==> run a: inputs <==
==> flow/design.v <==
`timescale 1ns/1ps
module adder_32bit (
    input wire [31:0] a,
    input wire [31:0] b,
    output wire [31:0] sum
);
    wire [31:0] p, g;
    wire [32:0] c;
    assign c[0] = 1'b0;
    wire [7:0] block_p, block_g;
    wire [8:0] block_c;
    assign block_c[0] = 1'b0;
    assign p = a ^ b;   
    assign g = a & b;   
    assign c[1] = g[0] | (p[0] & c[0]);
    assign c[2] = g[1] | (p[1] & c[1]);
    assign c[3] = g[2] | (p[2] & c[2]);
    assign c[4] = g[3] | (p[3] & c[3]);
    assign block_p[0] = p[0] & p[1] & p[2] & p[3];
    assign block_g[0] = g[3] | (p[3] & g[2]) | (p[3] & p[2] & g[1]) | (p[3] & p[2] & p[1] & g[0]);
    assign c[5] = g[4] | (p[4] & c[4]);
    assign c[6] = g[5] | (p[5] & c[5]);
    assign c[7] = g[6] | (p[6] & c[6]);
    assign c[8] = g[7] | (p[7] & c[7]);
    assign block_p[1] = p[4] & p[5] & p[6] & p[7];
    assign block_g[1] = g[7] | (p[7] & g[6]) | (p[7] & p[6] & g[5]) | (p[7] & p[6] & p[5] & g[4]);
    assign c[9]  = g[8]  | (p[8]  & c[8]);
    assign c[10] = g[9]  | (p[9]  & c[9]);
    assign c[11] = g[10] | (p[10] & c[10]);
    assign c[12] = g[11] | (p[11] & c[11]);
    assign block_p[2] = p[8] & p[9] & p[10] & p[11];
    assign block_g[2] = g[11] | (p[11] & g[10]) | (p[11] & p[10] & g[9]) | (p[11] & p[10] & p[9] & g[8]);
    assign c[13] = g[12] | (p[12] & c[12]);
    assign c[14] = g[13] | (p[13] & c[13]);
    assign c[15] = g[14] | (p[14] & c[14]);
    assign c[16] = g[15] | (p[15] & c[15]);
    assign block_p[3] = p[12] & p[13] & p[14] & p[15];
    assign block_g[3] = g[15] | (p[15] & g[14]) | (p[15] & p[14] & g[13]) | (p[15] & p[14] & p[13] & g[12]);
    assign c[17] = g[16] | (p[16] & c[16]);
    assign c[18] = g[17] | (p[17] & c[17]);
    assign c[19] = g[18] | (p[18] & c[18]);
    assign c[20] = g[19] | (p[19] & c[19]);
    assign block_p[4] = p[16] & p[17] & p[18] & p[19];
    assign block_g[4] = g[19] | (p[19] & g[18]) | (p[19] & p[18] & g[17]) | (p[19] & p[18] & p[17] & g[16]);
    assign c[21] = g[20] | (p[20] & c[20]);
    assign c[22] = g[21] | (p[21] & c[21]);
    assign c[23] = g[22] | (p[22] & c[22]);
    assign c[24] = g[23] | (p[23] & c[23]);
    assign block_p[5] = p[20] & p[21] & p[22] & p[23];
    assign block_g[5] = g[23] | (p[23] & g[22]) | (p[23] & p[22] & g[21]) | (p[23] & p[22] & p[21] & g[20]);
    assign c[25] = g[24] | (p[24] & c[24]);
    assign c[26] = g[25] | (p[25] & c[25]);
    assign c[27] = g[26] | (p[26] & c[26]);
    assign c[28] = g[27] | (p[27] & c[27]);
    assign block_p[6] = p[24] & p[25] & p[26] & p[27];
    assign block_g[6] = g[27] | (p[27] & g[26]) | (p[27] & p[26] & g[25]) | (p[27] & p[26] & p[25] & g[24]);
    assign c[29] = g[28] | (p[28] & c[28]);
    assign c[30] = g[29] | (p[29] & c[29]);
    assign c[31] = g[30] | (p[30] & c[30]);
    assign c[32] = g[31] | (p[31] & c[31]);
    assign block_p[7] = p[28] & p[29] & p[30] & p[31];
    assign block_g[7] = g[31] | (p[31] & g[30]) | (p[31] & p[30] & g[29]) | (p[31] & p[30] & p[29] & g[28]);
    assign block_c[1] = block_g[0] | (block_p[0] & block_c[0]);
    assign block_c[2] = block_g[1] | (block_p[1] & block_c[1]);
    assign block_c[3] = block_g[2] | (block_p[2] & block_c[2]);
    assign block_c[4] = block_g[3] | (block_p[3] & block_c[3]);
    assign block_c[5] = block_g[4] | (block_p[4] & block_c[4]);
    assign block_c[6] = block_g[5] | (block_p[5] & block_c[5]);
    assign block_c[7] = block_g[6] | (block_p[6] & block_c[6]);
    assign block_c[8] = block_g[7] | (block_p[7] & block_c[7]);
    assign sum = p ^ c[31:0];
endmodule
`timescale 1ns/1ps
module csa_32bit (
    input wire [31:0] a,
    input wire [31:0] b,
    input wire [31:0] c,
    output wire [31:0] sum,
    output wire [31:0] carry
);
    genvar i;
    generate
        for (i = 0; i < 32; i = i + 1) begin : csa_bit
            full_adder fa (
                .a(a[i]),
                .b(b[i]),
                .c_in(c[i]),
                .sum(sum[i]),
                .c_out(carry[i])
            );
        end
    endgenerate
endmodule
module full_adder (
    input wire a,
    input wire b,
    input wire c_in,
    output wire sum,
    output wire c_out
);
    wire xor_ab, and_ab, and_xor_cin;
    xor_gate xor1 (.a(a), .b(b), .out(xor_ab));
    xor_gate xor2 (.a(xor_ab), .b(c_in), .out(sum));
    and_gate and1 (.a(a), .b(b), .out(and_ab));
    and_gate and2 (.a(xor_ab), .b(c_in), .out(and_xor_cin));
    or_gate or1 (.a(and_ab), .b(and_xor_cin), .out(c_out));
endmodule
`timescale 1ns/1ps
module and_gate (
    input wire a,
    input wire b,
    output wire out
);
    and(out,a,b);
endmodule
module xor_gate (
    input wire a,
    input wire b,
    output wire out
);
    xor(out,a,b);
endmodule
module or_gate (
    input wire a,
    input wire b,
    output wire out
);
    or(out,a,b);
endmodule
module multiplier_16bit (
    input wire [15:0] a,
    input wire [15:0] b,
    output wire [31:0] product
);
    wire [31:0] pp [15:0];
    genvar i, j;
    generate
        for (i = 0; i < 16; i = i + 1) begin : pp_row
            for (j = 0; j < 16; j = j + 1) begin : pp_col
                wire pp_bit;
                and pp_and (pp_bit, a[j], b[i]);
                assign pp[i][j+i] = pp_bit;
            end
            if (i > 0) begin : lower_zeros
                for (j = 0; j < i; j = j + 1) begin : lz
                    assign pp[i][j] = 1'b0;
                end
            end
            if (i + 16 < 32) begin : upper_zeros
                for (j = i + 16; j < 32; j = j + 1) begin : uz
                    assign pp[i][j] = 1'b0;
                end
            end
        end
    endgenerate
    wire [31:0] s1_sum[5:0], s1_carry[5:0];
    csa_32bit csa1_0 (.a(pp[0]), .b(pp[1]), .c(pp[2]), .sum(s1_sum[0]), .carry(s1_carry[0]));
    csa_32bit csa1_1 (.a(pp[3]), .b(pp[4]), .c(pp[5]), .sum(s1_sum[1]), .carry(s1_carry[1]));
    csa_32bit csa1_2 (.a(pp[6]), .b(pp[7]), .c(pp[8]), .sum(s1_sum[2]), .carry(s1_carry[2]));
    csa_32bit csa1_3 (.a(pp[9]), .b(pp[10]), .c(pp[11]), .sum(s1_sum[3]), .carry(s1_carry[3]));
    csa_32bit csa1_4 (.a(pp[12]), .b(pp[13]), .c(pp[14]), .sum(s1_sum[4]), .carry(s1_carry[4]));
    assign s1_sum[5] = pp[15];
    assign s1_carry[5] = 32'd0;
    wire [31:0] s2_sum[3:0], s2_carry[3:0];
    csa_32bit csa2_0 (.a(s1_sum[0]), .b({s1_carry[0][30:0], 1'b0}), .c(s1_sum[1]),
                      .sum(s2_sum[0]), .carry(s2_carry[0]));
    csa_32bit csa2_1 (.a({s1_carry[1][30:0], 1'b0}), .b(s1_sum[2]), .c({s1_carry[2][30:0], 1'b0}),
                      .sum(s2_sum[1]), .carry(s2_carry[1]));
    csa_32bit csa2_2 (.a(s1_sum[3]), .b({s1_carry[3][30:0], 1'b0}), .c(s1_sum[4]),
                      .sum(s2_sum[2]), .carry(s2_carry[2]));
    csa_32bit csa2_3 (.a({s1_carry[4][30:0], 1'b0}), .b(s1_sum[5]), .c({s1_carry[5][30:0], 1'b0}),
                      .sum(s2_sum[3]), .carry(s2_carry[3]));
    wire [31:0] s3_sum[2:0], s3_carry[2:0];
    csa_32bit csa3_0 (.a(s2_sum[0]), .b({s2_carry[0][30:0], 1'b0}), .c(s2_sum[1]),
                      .sum(s3_sum[0]), .carry(s3_carry[0]));
    csa_32bit csa3_1 (.a({s2_carry[1][30:0], 1'b0}), .b(s2_sum[2]), .c({s2_carry[2][30:0], 1'b0}),
                      .sum(s3_sum[1]), .carry(s3_carry[1]));
    assign s3_sum[2] = s2_sum[3];
    assign s3_carry[2] = {s2_carry[3][30:0], 1'b0};
    wire [31:0] s4_sum[1:0], s4_carry[1:0];
    csa_32bit csa4_0 (.a(s3_sum[0]), .b({s3_carry[0][30:0], 1'b0}), .c(s3_sum[1]),
                      .sum(s4_sum[0]), .carry(s4_carry[0]));
    csa_32bit csa4_1 (.a({s3_carry[1][30:0], 1'b0}), .b(s3_sum[2]), .c(s3_carry[2]),
                      .sum(s4_sum[1]), .carry(s4_carry[1]));
    wire [31:0] final_sum, final_carry;
    csa_32bit csa_final (.a(s4_sum[0]), .b({s4_carry[0][30:0], 1'b0}), .c(s4_sum[1]),
                         .sum(final_sum), .carry(final_carry));
    wire [31:0] shifted_carry;
    assign shifted_carry = {final_carry[30:0], 1'b0};
    wire [31:0] temp_sum;
    adder_32bit final_adder1 (.a(final_sum), .b(shifted_carry), .sum(temp_sum));
    wire [31:0] shifted_carry2;
    assign shifted_carry2 = {s4_carry[1][30:0], 1'b0};
    adder_32bit final_adder2 (.a(temp_sum), .b(shifted_carry2), .sum(product));
endmodule
`timescale 1ns/1ps
module pe (
    input wire clk,
    input wire rst_n,
    input wire en,
    input wire [15:0] a_in,       
    input wire [15:0] b_in,       
    input wire [31:0] partial_sum_in,   
    input wire load_acc,          
    output reg [15:0] a_out,      
    output reg [15:0] b_out,      
    output wire [31:0] acc_out    
);
    wire [31:0] mult_result;
    wire [31:0] add_result;
    reg [31:0] accumulator;
    multiplier_16bit mult_inst (
        .a(a_in),
        .b(b_in),
        .product(mult_result)
    );
    adder_32bit add_inst (
        .a(accumulator),
        .b(mult_result),
        .sum(add_result)
    );
    always @(posedge clk or negedge rst_n) begin
        if (!rst_n) begin
            accumulator <= 32'd0;
        end else if (load_acc) begin
            accumulator <= partial_sum_in;
        end else if (en) begin
            accumulator <= add_result;
        end
    end
    always @(posedge clk or negedge rst_n) begin
        if (!rst_n) begin
            a_out <= 16'd0;
            b_out <= 16'd0;
        end else if (en) begin
            a_out <= a_in;
            b_out <= b_in;
        end
    end
    assign acc_out = accumulator;
endmodule
`timescale 1ns/1ps
module mac_array_4x4 (
    input wire clk,
    input wire rst_n,
    input wire en,
    input wire load_acc,
    input wire [15:0] a_in_0,
    input wire [15:0] a_in_1,
    input wire [15:0] a_in_2,
    input wire [15:0] a_in_3,
    input wire [15:0] b_in_0,
    input wire [15:0] b_in_1,
    input wire [15:0] b_in_2,
    input wire [15:0] b_in_3,
    input wire [511:0] partial_sum_init,
    output wire [31:0] result_0_0, result_0_1, result_0_2, result_0_3,
    output wire [31:0] result_1_0, result_1_1, result_1_2, result_1_3,
    output wire [31:0] result_2_0, result_2_1, result_2_2, result_2_3,
    output wire [31:0] result_3_0, result_3_1, result_3_2, result_3_3
);
    wire [15:0] a_wire [0:3][0:4];   
    wire [15:0] b_wire [0:4][0:3];   
    assign a_wire[0][0] = a_in_0;
    assign a_wire[1][0] = a_in_1;
    assign a_wire[2][0] = a_in_2;
    assign a_wire[3][0] = a_in_3;
    assign b_wire[0][0] = b_in_0;
    assign b_wire[0][1] = b_in_1;
    assign b_wire[0][2] = b_in_2;
    assign b_wire[0][3] = b_in_3;
    wire [31:0] acc_out [0:3][0:3];
    genvar row, col;
    generate
        for (row = 0; row < 4; row = row + 1) begin : pe_row
            for (col = 0; col < 4; col = col + 1) begin : pe_col
                pe pe_inst (
                    .clk(clk),
                    .rst_n(rst_n),
                    .en(en),
                    .a_in(a_wire[row][col]),
                    .b_in(b_wire[row][col]),
                    .partial_sum_in(partial_sum_init[(row*4+col)*32 +: 32]),
                    .load_acc(load_acc),
                    .a_out(a_wire[row][col+1]),
                    .b_out(b_wire[row+1][col]),
                    .acc_out(acc_out[row][col])
                );
            end
        end
    endgenerate
    assign result_0_0 = acc_out[0][0];
    assign result_0_1 = acc_out[0][1];
    assign result_0_2 = acc_out[0][2];
    assign result_0_3 = acc_out[0][3];
    assign result_1_0 = acc_out[1][0];
    assign result_1_1 = acc_out[1][1];
    assign result_1_2 = acc_out[1][2];
    assign result_1_3 = acc_out[1][3];
    assign result_2_0 = acc_out[2][0];
    assign result_2_1 = acc_out[2][1];
    assign result_2_2 = acc_out[2][2];
    assign result_2_3 = acc_out[2][3];
    assign result_3_0 = acc_out[3][0];
    assign result_3_1 = acc_out[3][1];
    assign result_3_2 = acc_out[3][2];
    assign result_3_3 = acc_out[3][3];
endmodule
==> flow/run.sh <==
#!/bin/bash
# the make line also repeats each setting of config.mk as NAME=value (left out here)
make -C /OpenROAD-flow-scripts/flow DESIGN_CONFIG=/design/flow/config.mk WORK_HOME=/design/flow/orfs CLKGATE_MAP_FILE= finish
==> flow/config.mk <==
export PLATFORM = sky130hd
export DESIGN_NAME = mac_array_4x4
export DESIGN_NICKNAME = mac_array_4x4
export VERILOG_FILES = /design/flow/design.v
export SDC_FILE = /design/flow/constraint.sdc
export NUM_CORES = 4
export LEC_CHECK = 0
export CAP_MARGIN = 15
export CORE_MARGIN = 2
export CORE_UTILIZATION = 72
export CTS_CLUSTER_SIZE = 47
export HOLD_SLACK_MARGIN = -0.08
export SETUP_SLACK_MARGIN = 2.5
export SLEW_MARGIN = 20
==> flow/constraint.sdc <==
create_clock -name core_clock -period 9.63 [get_ports {clk}]
set_input_delay 1.9260 -clock core_clock [delete_from_list [all_inputs] [get_ports {clk}]]
set_output_delay 1.9260 -clock core_clock [all_outputs]
set_load 0.01 [all_outputs]
==> run b: changes against run a <==
- CAP_MARGIN: 15 -> 20
- CORE_UTILIZATION: 72 -> 58
- CTS_CLUSTER_SIZE: 47 -> unset
- HOLD_SLACK_MARGIN: -0.08 -> -0.1
- SETUP_SLACK_MARGIN: 2.5 -> -1.35
==> flow/constraint.sdc (replaced) <==
create_clock -name core_clock -period 13.6 [get_ports {clk}]
set_input_delay 2.7200 -clock core_clock [delete_from_list [all_inputs] [get_ports {clk}]]
set_output_delay 2.7200 -clock core_clock [all_outputs]
set_load 0.01 [all_outputs]
==> run c: changes against run a <==
- CAP_MARGIN: 15 -> 20
- CORE_UTILIZATION: 72 -> 68
- CTS_CLUSTER_SIZE: 47 -> 97
- HOLD_SLACK_MARGIN: -0.08 -> unset
- SETUP_SLACK_MARGIN: 2.5 -> unset
==> flow/constraint.sdc (replaced) <==
create_clock -name core_clock -period 12.1 [get_ports {clk}]
set_input_delay 2.4200 -clock core_clock [delete_from_list [all_inputs] [get_ports {clk}]]
set_output_delay 2.4200 -clock core_clock [all_outputs]
set_load 0.01 [all_outputs]
==> run d: changes against run a <==
- CTS_CLUSTER_DIAMETER: unset -> 33
- CTS_CLUSTER_SIZE: 47 -> 58
- HOLD_SLACK_MARGIN: -0.08 -> -0.05
- PLACE_DENSITY_LB_ADDON: unset -> 0.01
- SETUP_SLACK_MARGIN: 2.5 -> 2.85
- TNS_END_PERCENT: unset -> 40
==> flow/constraint.sdc (replaced) <==
create_clock -name core_clock -period 9.7 [get_ports {clk}]
set_input_delay 1.9400 -clock core_clock [delete_from_list [all_inputs] [get_ports {clk}]]
set_output_delay 1.9400 -clock core_clock [all_outputs]
set_load 0.01 [all_outputs]
==> summary of the runs <==
- Run b completed and failed the layout checks on setup timing. Run d produced a layout that fails on setup timing. Run c reached the layout checks and failed them: setup timing. Run a ran to the end with violations: setup timing.
- Worst setup slack, lowest first: run a, run d, run c, run b.
- The lowest register-to-register slack belongs to run d, the highest to run b.
- Clock skew: run c > run b > run d > run a.
- In run d the die area is lower than in run b, by 19%.
- In run c the sequential share of layout area is higher than in run a, by 0.071 points.
- In run a the clock-buffer cell count is lower than in run b, by 13.
- In synthesized cell count, run b and run c do not differ.
==> figures <==
metric                                                                                                    run a                                                    run c                                                    run d                                             run b
Outcome                                                                                finished with violations                                 finished with violations                                 finished with violations                          finished with violations
Violated checks                                                                                    setup timing                                             setup timing                                             setup timing                                      setup timing
Fraction of met2 tracks used by global routing                                                           0.6671                                                   0.6223                                                   0.6689                                            0.5323
Iteration count of the initial detailed-routing pass                                                          8                                                        5                                                        6                                                 6
Total length of routed met2 wires                                                                      234.6 mm                                                 230.4 mm                                                 235.9 mm                                          227.5 mm
Number of buffers inserted during clock tree synthesis                                                      113                                                      114                                                      228                                               122
Number of DRC markers in iteration 0                                                                       9824                                                     8630                                                    10099                                              7364
Count of final setup violators                                                                              200                                                       97                                                      196                                                57
Cell Area, Placed                                                                                   196900 um^2                                              196200 um^2                                              197000 um^2                                       195500 um^2
Nets                                                                                                      25010                                                    24884                                                    25132                                             24763
Buffer and inverter count on the worst path                                                                   7                                                        8                                                        7                                                 6
Core Util, Final                                                                                         0.8416                                                   0.7904                                                   0.8571                                            0.6663
Launch instance of the worst min-delay path             pe_row[0].pe_col[0].pe_inst.accumulator[15]$_DFFE_PN0P_  pe_row[2].pe_col[2].pe_inst.accumulator[29]$_DFFE_PN0P_  pe_row[2].pe_col[3].pe_inst.accumulator[25]$_DFFE_PN0P_  pe_row[0].pe_col[2].pe_inst.a_out[4]$_DFFE_PN0P_
Core Area                                                                                           242500 um^2                                              256500 um^2                                              242500 um^2                                       300300 um^2
Post-CTS repair timing setup buffer count                                                                    58                                                       55                                                       43                                                 1
Area of the die                                                                                     247400 um^2                                              261800 um^2                                              247400 um^2                                       306600 um^2
Fin area                                                                                            204100 um^2                                              202700 um^2                                              207900 um^2                                       200100 um^2
Nonclk buf count                                                                                           2202                                                     2075                                                     2209                                              1946
